## run 1
Design axi_to_apb_bridge, start of the top module:
module axi_to_apb_bridge (
    input  logic        clk,
    input  logic        rst_n,
    input  logic [31:0] awaddr,
    input  logic        awvalid,
    output logic        awready,
    input  logic [31:0] wdata,
    input  logic        wvalid,
    output logic        wready,
    output logic        bvalid,
    input  logic        bready,
    output logic        PSEL,
    output logic        PENABLE,
    output logic        PWRITE,
    output logic [31:0] PADDR,
    output logic [31:0] PWDATA
);
    typedef enum logic [2:0] {IDLE, SETUP, ACCESS, WAIT_DONE} state_t;
    state_t state;
    logic [31:0] addr_reg;
    int burst_cnt;
    localparam int burst_len = 4;
    always_ff @(posedge clk or negedge rst_n) begin
        if (!rst_n) begin
            state     <= IDLE;
            awready   <= 0;
            wready    <= 0;
            bvalid    <= 0;
            PSEL      <= 0;
            PENABLE   <= 0;
            PWRITE    <= 0;
            PADDR     <= 0;
            PWDATA    <= 0;
            addr_reg  <= 0;
            burst_cnt <= 0;
        end else begin
            case (state)
                IDLE: begin
                    if (awvalid) begin
                        awready <= 1;
                    end
                    if (awvalid && awready) begin
                        addr_reg  <= awaddr;
                        burst_cnt <= 0;
                        awready   <= 0;
                        state     <= SETUP;
                    end
                end
                SETUP: begin
                    if (wvalid) begin
                        wready  <= 1;
                        PADDR   <= addr_reg;
  ...
Size in the first run: ~1000 cells after synthesis, roughly 140 flip-flops, ~140 I/O pins.
==> flow/config.mk <==
export PLATFORM = sky130hd
export DESIGN_NAME = axi_to_apb_bridge
export DESIGN_NICKNAME = axi_to_apb_bridge
export VERILOG_FILES = /design/flow/design.v
export SDC_FILE = /design/flow/constraint.sdc
export NUM_CORES = 4
export LEC_CHECK = 0
export ABC_AREA = 1
export CAP_MARGIN = 20
export CORE_MARGIN = 2
export CORE_UTILIZATION = 71
export CTS_CLUSTER_DIAMETER = 200
export CTS_CLUSTER_SIZE = 68
export HOLD_SLACK_MARGIN = -0.05
export PLACE_DENSITY_LB_ADDON = 0.28
export SLEW_MARGIN = 0
==> flow/constraint.sdc <==
create_clock -name core_clock -period 1.84 [get_ports {clk}]
set_input_delay 0.3680 -clock core_clock [delete_from_list [all_inputs] [get_ports {clk}]]
set_output_delay 0.3680 -clock core_clock [all_outputs]
set_load 0.01 [all_outputs]
run.sh (not shown) runs the stock make flow with config.mk's settings and CLKGATE_MAP_FILE=.
Run 1 did not make it past global routing (5_1_grt), where a tool error ended it.
[inputs] run 2 vs run 1
--- a/flow/config.mk
+++ b/flow/config.mk
@@ -8 +7,0 @@
-export ABC_AREA = 1
@@ -11,6 +10,3 @@
-export CORE_UTILIZATION = 71
-export CTS_CLUSTER_DIAMETER = 200
-export CTS_CLUSTER_SIZE = 68
-export HOLD_SLACK_MARGIN = -0.05
-export PLACE_DENSITY_LB_ADDON = 0.28
-export SLEW_MARGIN = 0
+export CORE_UTILIZATION = 65
+export CTS_CLUSTER_SIZE = 37
+export SLEW_MARGIN = 20
==> flow/constraint.sdc <==
create_clock -name core_clock -period 1.98 [get_ports {clk}]
set_input_delay 0.3960 -clock core_clock [delete_from_list [all_inputs] [get_ports {clk}]]
set_output_delay 0.3960 -clock core_clock [all_outputs]
set_load 0.01 [all_outputs]
==> comparison <==
- Multiplexer share of the synthesized area, run 1 and run 2: lower on run 1
- The post-synthesis adder-cell area fraction of run 1 and that of run 2 are within noise of each other.
- The flow ran to completion for all of run 1 and run 2 but run 1, which stopped partway.
- The flow ended early for run 1: it failed with a tool error in global routing (5_1_grt).
- Relative to run 1, pre-placement core utilization decreased by 7.3 points in run 2.
- Going from run 1 to run 2, height of the chip increased about 1.4%, chip area estimate from yosys synthesis went down 5.7%, simple-gate area share of the yosys netlist dropped 19 points, sum of net half-perimeters after detailed placement dropped about 18%.
- Compared with run 1, run 2 shows synthesized area divided by synthesized cell count higher by 49%.
- Of run 1 and run 2, the run reporting the lower synthesized area was run 2.
- [compare] base=run 1 new=run 2: cell count in the Yosys report has decreased; synthesized cell count has decreased.
diff inputs: run 2 => run 3
--- a/flow/config.mk
+++ b/flow/config.mk
@@ -7,0 +8 @@
+export ABC_AREA = 1
@@ -11 +12,2 @@
-export CTS_CLUSTER_SIZE = 37
+export CTS_CLUSTER_SIZE = 95
+export SETUP_SLACK_MARGIN = 0.54
@@ -12,0 +15 @@
+export TNS_END_PERCENT = 5
==> flow/constraint.sdc <==
create_clock -name core_clock -period 1.82 [get_ports {clk}]
set_input_delay 0.3640 -clock core_clock [delete_from_list [all_inputs] [get_ports {clk}]]
set_output_delay 0.3640 -clock core_clock [all_outputs]
set_load 0.01 [all_outputs]
==> results <==
As for a clean layout from run 3 and run 2, there is none. Of run 3 and run 2, run 3 shows the higher final cell count, with run 2 below it. Re post-layout worst setup margin: run 2 was higher than run 3. Fmax | run 3 vs run 2 | run 3 faster.
diff inputs: run 3 => run 4
--- a/flow/config.mk
+++ b/flow/config.mk
@@ -8 +7,0 @@
-export ABC_AREA = 1
@@ -11,3 +10 @@
-export CORE_UTILIZATION = 65
-export CTS_CLUSTER_SIZE = 95
-export SETUP_SLACK_MARGIN = 0.54
+export CORE_UTILIZATION = 68
@@ -15 +11,0 @@
-export TNS_END_PERCENT = 5
==> flow/constraint.sdc <==
create_clock -name core_clock -period 3.26 [get_ports {clk}]
set_input_delay 0.6520 -clock core_clock [delete_from_list [all_inputs] [get_ports {clk}]]
set_output_delay 0.6520 -clock core_clock [all_outputs]
set_load 0.01 [all_outputs]
## What came out
No stage failed in run 4, and the final checks on the layout all came back clean. | clock period minus worst slack | run 4 vs run 3 | 0.56 ns higher |. Measured against each other, run 4 and run 3 differ in portion of total power attributed to sequential cells, the higher figure coming from run 4. Run 4 reports its highest routing layer actually used as met4 while run 3 reports met5. Cmp run 4 and run 3 / post-synthesis instance area / higher: run 3.
No activity file was given, so power comes from the tool's default toggle rates.
